// cache
module cache(
    clk,
    proc_reset,
    proc_read,
    proc_write,
    proc_addr,
    proc_wdata,
    proc_stall,
    proc_rdata,
    mem_read,
    mem_write,
    mem_addr,
    mem_rdata,
    mem_wdata,
    mem_ready
);
    input          clk;
    input          proc_reset;
    input          proc_read, proc_write;
    input   [29:0] proc_addr;
    input   [31:0] proc_wdata;
    output 	reg        proc_stall;
    output  reg [31:0] proc_rdata;
    input  [127:0] mem_rdata;
    input          mem_ready;
    output   reg    mem_read, mem_write;
    output reg [27:0] mem_addr;
    output reg [127:0] mem_wdata;
    wire [1:0]read_and_write;
	assign read_and_write = {proc_read , proc_write};
	reg [127:0]block_0, block_1, block_2, block_3, block_4, block_5, block_6, block_7,block;
	reg [127:0]block_next_0, block_next_1, block_next_2, block_next_3, block_next_4, block_next_5, block_next_6, block_next_7, block_next;
	reg [7:0]dirty;
	reg [7:0]dirty_next;
	reg [7:0]valid;
	reg [7:0]valid_next;
	reg [24:0]tag_0, tag_1, tag_2, tag_3, tag_4, tag_5, tag_6, tag_7;
	reg [24:0]tag_next_0, tag_next_1, tag_next_2, tag_next_3, tag_next_4, tag_next_5, tag_next_6, tag_next_7;
	reg [31:0] block_to_read;
	reg [127:0]block_to_write;
	reg [24:0]tag;
	reg [1:0]block_offset;
	reg dirty_now;
	reg valid_now;
	reg [31:0] proc_wdata_place;
	reg [1:0] state, next_state;						 
	reg hit, stall;
	always@(*)							 
	begin
		case (proc_addr[4:2])
			3'b000:
				begin
					tag = tag_0;
					dirty_now = dirty[0];
					valid_now = valid[0];
					block = block_0;
				end
			3'b001:
				begin
					tag = tag_1;
					dirty_now = dirty[1];
					valid_now = valid[1];
					block = block_1;
				end
			3'b010:
				begin
					tag = tag_2;
					dirty_now = dirty[2];
					valid_now = valid[2];
					block = block_2;
				end
			3'b011:
				begin
					tag = tag_3;
					dirty_now = dirty[3];
  ...
Size in the first run: about 5100 cells after synthesis, ~390 I/O pins, about 61000 um^2 of cells after synthesis.
Settings: LEC_CHECK=0, CAP_MARGIN=15, CORE_MARGIN=2, CORE_UTILIZATION=72, CTS_CLUSTER_SIZE=10, HOLD_SLACK_MARGIN=0.29, PLACE_DENSITY=0.39, SETUP_SLACK_MARGIN=1.17, SLEW_MARGIN=20, TNS_END_PERCENT=5; clock period 5.79 ns.
run.sh (not shown) runs the stock make flow with config.mk's settings and CLKGATE_MAP_FILE=.
The first run completed with no timing, DRC or antenna violations.
Edit:
Settings changed: CAP_MARGIN 15 to 20, CTS_CLUSTER_SIZE 10 to 51, HOLD_SLACK_MARGIN 0.29 to unset, PLACE_DENSITY 0.39 to 0.65, SETUP_SLACK_MARGIN 1.17 to unset, TNS_END_PERCENT 5 to unset.
Clock period 5.79 ns to 4.83 ns, I/O delays scaled along.
Outcome:
- This time the run finished but fails on negative setup slack
- global-route usage climbs by 3.4 points
- wire length went up by 7.2%
- synthesized area stays the same
- synthesized cell count is unchanged
- power came out higher by 26%
- design area rose by 4.4%
- sequential cell count is unchanged
- sequential power rose by 21%
- critical path depth grows by 1
- die size is unchanged
- setup slack gets worse by 0.78 ns
Edit:
Settings changed: CAP_MARGIN 20 to 15, CTS_CLUSTER_SIZE 51 to unset, PLACE_DENSITY 0.65 to 0.5.
Clock period 4.83 ns to 7.12 ns, I/O delays scaled along.
Effect: Now the flow finished clean. Wire length fell by 12%. Final cell count goes down by 8.6%. Setup slack gets better by 0.38 ns. Via count decreases by 10%.
Edit:
Settings changed: ABC_AREA set to 0, CAP_MARGIN 15 to 20, CELL_PAD_IN_SITES_DETAIL_PLACEMENT set to 2, CORE_UTILIZATION 72 to 30, CTS_CLUSTER_SIZE set to 85, GPL_ROUTABILITY_DRIVEN set to 0, MAX_ROUTING_LAYER set to met4, MIN_ROUTING_LAYER set to met2, SETUP_SLACK_MARGIN set to 0.85.
Clock period 7.12 ns to 10.0 ns, I/O delays scaled along.
Result: Hold slack gains 0.0085 ns. Clock-buffer cell count grows by 28. Sequential power drops by 28%. Utilization decreases by 48 points. Total power falls by 24%. Clock skew came out higher by 0.019 ns.


## build 75
Starting RTL as in the previous note.
clock: 5.06 ns
lec_check: 0
cap_margin: 30
cell_pad_in_sites_detail_placement: 0
cell_pad_in_sites_global_placement: 0
core_margin: 2
core_utilization: 64
cts_cluster_diameter: 136
cts_cluster_size: 16
gpl_routability_driven: 1
place_density_lb_addon: 0.08
setup_slack_margin: 0.72
slew_margin: 20
tns_end_percent: 55
The layout from build 75, despite a flow that completed every stage, fails the layout checks, with the failing checks listed as negative setup slack.
Changes in build 59 relative to build 75:
Settings: a change of CTS_CLUSTER_SIZE from 16 to 36; a deleted TNS_END_PERCENT that had been 55; a deleted CELL_PAD_IN_SITES_DETAIL_PLACEMENT that had been 0; a deleted CELL_PAD_IN_SITES_GLOBAL_PLACEMENT that had been 0; a deleted CTS_CLUSTER_DIAMETER that had been 136; a deleted PLACE_DENSITY_LB_ADDON that had been 0.08; a change of CORE_UTILIZATION from 64 to 70; a deleted SETUP_SLACK_MARGIN that had been 0.72; an added PLACE_DENSITY of 0.67; a change of CAP_MARGIN from 30 to 20; a deleted GPL_ROUTABILITY_DRIVEN that had been 1; a change of the clock period (ns, I/O delays scaled along) from 5.06 to 4.83.
Notes after the runs:
- Taking build 75 as the reference, in build 59 cell area after layout essentially unchanged; final-stage net count flat; overall chip area went down; core utilization now larger.
- Detail-routed net length per standard cell went down slightly going from build 75 to build 59.
- In terms of first-pass GRT wire length, build 75 and build 59 differ only marginally.
- The flow for build 75 finished, though final verification flagged negative setup slack.
- Build 59: all stages done; final checks FAILED (negative setup slack).
- Looking at well tap count, build 59 sits 110 lower than build 75 does.
What build 25 does differently from build 59 at the input level:
Settings: changing CORE_UTILIZATION from 70 to 30; changing PLACE_DENSITY from 0.67 to 0.5; removing CTS_CLUSTER_SIZE (formerly 36); changing the clock period (ns, I/O delays scaled along) from 4.83 to 8.52.
--- outcome ---
Build 25 did not stop at any stage, and its layout met the timing, DRC and antenna checks. Where internal power consumption is concerned, build 59 is outperformed by build 25. [compare] base=build 59 new=build 25: design area -about 4%; sequential cell count of the final layout now sits at about the same level; post-CTS setup-driven buffer insertion count went down by 9; starting density of the core fell by 40 points; share of the clock period used by the worst path decreased by 14 points relative to the old numbers. Diff build 59 -> build 25 | placed wire-length estimate | increase of 2.5%. From build 59 to build 25 the numbers moved as follows: proportion of cell area spent on the clock network higher, non-clock buffer share of cell area lower, met2 routing resource usage after global routing lower, sequential group share of total power higher.
[inputs] build 29 vs build 25
Settings: putting CTS_CLUSTER_DIAMETER at 384 where nothing was set; putting GPL_ROUTABILITY_DRIVEN at 0 where nothing was set; putting CELL_PAD_IN_SITES_DETAIL_PLACEMENT at 0 where nothing was set; swapping 2 for 3 in CORE_MARGIN; putting SETUP_SLACK_MARGIN at 0.36 where nothing was set; swapping 20 for 30 in CAP_MARGIN; swapping 0.5 for 0.79 in PLACE_DENSITY; putting MAX_ROUTING_LAYER at met4 where nothing was set; swapping 30 for 27 in CORE_UTILIZATION; swapping 8.52 for 4.89 in the clock period (ns, I/O delays scaled along).
Findings:
Build 29: flow complete, layout not clean; failing: negative setup slack. From build 25 to build 29, number of cells traversed by the worst hold path did not move at all. Build 25 ended up with met5 as its highest signal layer in the routed design; build 29 ended up with met4. The capturing instance or port of the critical path comes out proc_rdata[23] in one run and proc_rdata[19] in the other, namely in build 25 and build 29 respectively. Looking only at combinational share of cell area, and setting everything else aside, the higher value of build 29 and build 25 goes to build 25. Of build 29 and build 25, it is build 29 that has the higher internal power contribution. Compared with build 25, in build 29 area of placed instances rose by about 8%, final-layout clock buffer total fell by about 16%.


cache again, from the RTL that the note above started with.
Design cache, start of the top module:
module cache(
    clk,
    proc_reset,
    proc_read,
    proc_write,
    proc_addr,
    proc_wdata,
    proc_stall,
    proc_rdata,
    mem_read,
    mem_write,
    mem_addr,
    mem_rdata,
    mem_wdata,
    mem_ready
);
make LEC_CHECK=0 CAP_MARGIN=30 CELL_PAD_IN_SITES_DETAIL_PLACEMENT=0 CELL_PAD_IN_SITES_GLOBAL_PLACEMENT=0 CORE_MARGIN=2 CORE_UTILIZATION=70 CTS_CLUSTER_DIAMETER=360 CTS_CLUSTER_SIZE=16 GPL_ROUTABILITY_DRIVEN=1 PLACE_DENSITY=0.64 SETUP_SLACK_MARGIN=0.72 SLEW_MARGIN=20 TNS_END_PERCENT=55 finish   # period 4.83 ns
The first run produced a layout that fails on setup timing.
Change:
Settings changed: CAP_MARGIN 30 to 20, CELL_PAD_IN_SITES_DETAIL_PLACEMENT 0 to default, CELL_PAD_IN_SITES_GLOBAL_PLACEMENT 0 to default, CORE_UTILIZATION 70 to 45, CTS_CLUSTER_DIAMETER 360 to default, CTS_CLUSTER_SIZE 16 to default, GPL_ROUTABILITY_DRIVEN 1 to default, PLACE_DENSITY 0.64 to 0.5, SETUP_SLACK_MARGIN 0.72 to default, TNS_END_PERCENT 55 to 5.
Clock period 4.83 ns to 5.06 ns, I/O delays scaled along.
The changed run reached the layout checks and failed them: setup timing.
Sequential share of layout area came out higher by 0.16 points.
Routed wire length falls by 4.3%.
Clock skew came out lower by 0.017 ns.
Change:
Settings changed: CORE_UTILIZATION 45 to 30, TNS_END_PERCENT 5 to default.
Clock period 5.06 ns to 8.69 ns, I/O delays scaled along.
=> The changed run went through all stages and came out clean; design area went down by 5.6%; hold slack barely changes; worst setup slack gains 1.1 ns; wire length went up by about 1%; sequential share of layout area went up by 2.4 points; sequential cell count does not change; core utilization went down by 21 points; power went down by 44%; die area went up by about 50%; non-clock buffer count went down by 547; critical path depth went down by 2.
Change:
Settings changed: CORE_UTILIZATION 30 to 16.
Clock period 8.69 ns to 14.0 ns, I/O delays scaled along.
What happened:
- global-route usage drops by 10 points
- flip-flop count does not change
- clock-buffer cell count decreases by 4
Change:
Settings changed: CORE_UTILIZATION 16 to 72, CTS_CLUSTER_DIAMETER from default to 348, PLACE_DENSITY 0.5 to 0.38, TNS_END_PERCENT from default to 5.
Clock period 14.0 ns to 6.33 ns, I/O delays scaled along.
Result: The changed run completed without violations. Combinational power rose by well over a third. Synthesized cell count stays the same. Final area went down by a few percent. Hold slack gets better by 0.0083 ns. Routed wire length is lower by about a fifth.


alpha:
Starting RTL as in the previous note.
Settings: LEC_CHECK=0, CAP_MARGIN=20, CORE_MARGIN=2, CORE_UTILIZATION=55, PLACE_DENSITY=0.5, SLEW_MARGIN=20; clock period 9.08 ns.
--- input diff alpha..beta ---
--- a/flow/config.mk
+++ b/flow/config.mk
@@ -10,2 +10 @@
-export CORE_UTILIZATION = 55
-export PLACE_DENSITY = 0.5
+export CORE_UTILIZATION = 58
==> flow/constraint.sdc <==
create_clock -name core_clock -period 6.85 [get_ports {clk}]
set_input_delay 1.3700 -clock core_clock [delete_from_list [all_inputs] [get_ports {clk}]]
set_output_delay 1.3700 -clock core_clock [all_outputs]
set_load 0.01 [all_outputs]
--- outcome ---
Reported for beta and alpha, multiplexer share of the synthesized area turned out identical to the last digit.
For beta, the end point of the critical path was proc_rdata[1], unlike alpha, where it was proc_rdata[13].
Compared beta against alpha; relative contribution of combinational cells to total power within noise.
Last weighted congestion value of the routability-driven placer for beta is higher than for alpha.
Changes in gamma relative to beta:
--- a/flow/config.mk
+++ b/flow/config.mk
@@ -10 +10,2 @@
-export CORE_UTILIZATION = 58
+export CORE_UTILIZATION = 52
+export PLACE_DENSITY = 0.5
==> flow/constraint.sdc <==
create_clock -name core_clock -period 6.22 [get_ports {clk}]
set_input_delay 1.2440 -clock core_clock [delete_from_list [all_inputs] [get_ports {clk}]]
set_output_delay 1.2440 -clock core_clock [all_outputs]
set_load 0.01 [all_outputs]
--- outcome ---
- gamma vs beta: first-iteration DRC count down in gamma
- In gamma the utilization after layout turned out 5.9 points lower than in beta.
- Compared with beta, gamma shows floorplan core area higher by about 12%.
- Comparing beta and gamma, the lower well-tap cell count is on beta.
- In gamma, overall fraction of global-route tracks in use is lower than in beta.


cache again, from the RTL that the note above started with.
==> flow/design.v (excerpt) <==
module cache(
    clk,
    proc_reset,
    proc_read,
    proc_write,
    proc_addr,
    proc_wdata,
    proc_stall,
    proc_rdata,
    mem_read,
    mem_write,
    mem_addr,
    mem_rdata,
    mem_wdata,
    mem_ready
);
Settings: LEC_CHECK=0, CAP_MARGIN=5, CELL_PAD_IN_SITES_DETAIL_PLACEMENT=0, CELL_PAD_IN_SITES_GLOBAL_PLACEMENT=0, CORE_ASPECT_RATIO=0.86, CORE_MARGIN=2, CORE_UTILIZATION=72, CTS_CLUSTER_DIAMETER=27, CTS_CLUSTER_SIZE=40, GPL_ROUTABILITY_DRIVEN=1, PLACE_DENSITY_LB_ADDON=0.01, SETUP_SLACK_MARGIN=1.44, SLEW_MARGIN=20, TNS_END_PERCENT=55; clock period 4.85 ns.
The first run ended with an error in global routing.
Next try:
CAP_MARGIN = 20   (was 5)
CELL_PAD_IN_SITES_DETAIL_PLACEMENT = not set   (was 0)
CELL_PAD_IN_SITES_GLOBAL_PLACEMENT = not set   (was 0)
CORE_ASPECT_RATIO = not set   (was 0.86)
CORE_UTILIZATION = 30   (was 72)
CTS_CLUSTER_DIAMETER = not set   (was 27)
CTS_CLUSTER_SIZE = not set   (was 40)
GPL_ROUTABILITY_DRIVEN = not set   (was 1)
PLACE_DENSITY = 0.5   (was not set)
PLACE_DENSITY_LB_ADDON = not set   (was 0.01)
SETUP_SLACK_MARGIN = not set   (was 1.44)
TNS_END_PERCENT = not set   (was 55)
clock period = 10.0 ns   (was 4.85 ns; I/O delays follow)
What happened: This time the run went through all stages and came out clean. Die size grows by well over a third. Synthesized cell count is unchanged. Area after synthesis does not change.
Power is estimated from default activity; no workload was simulated.
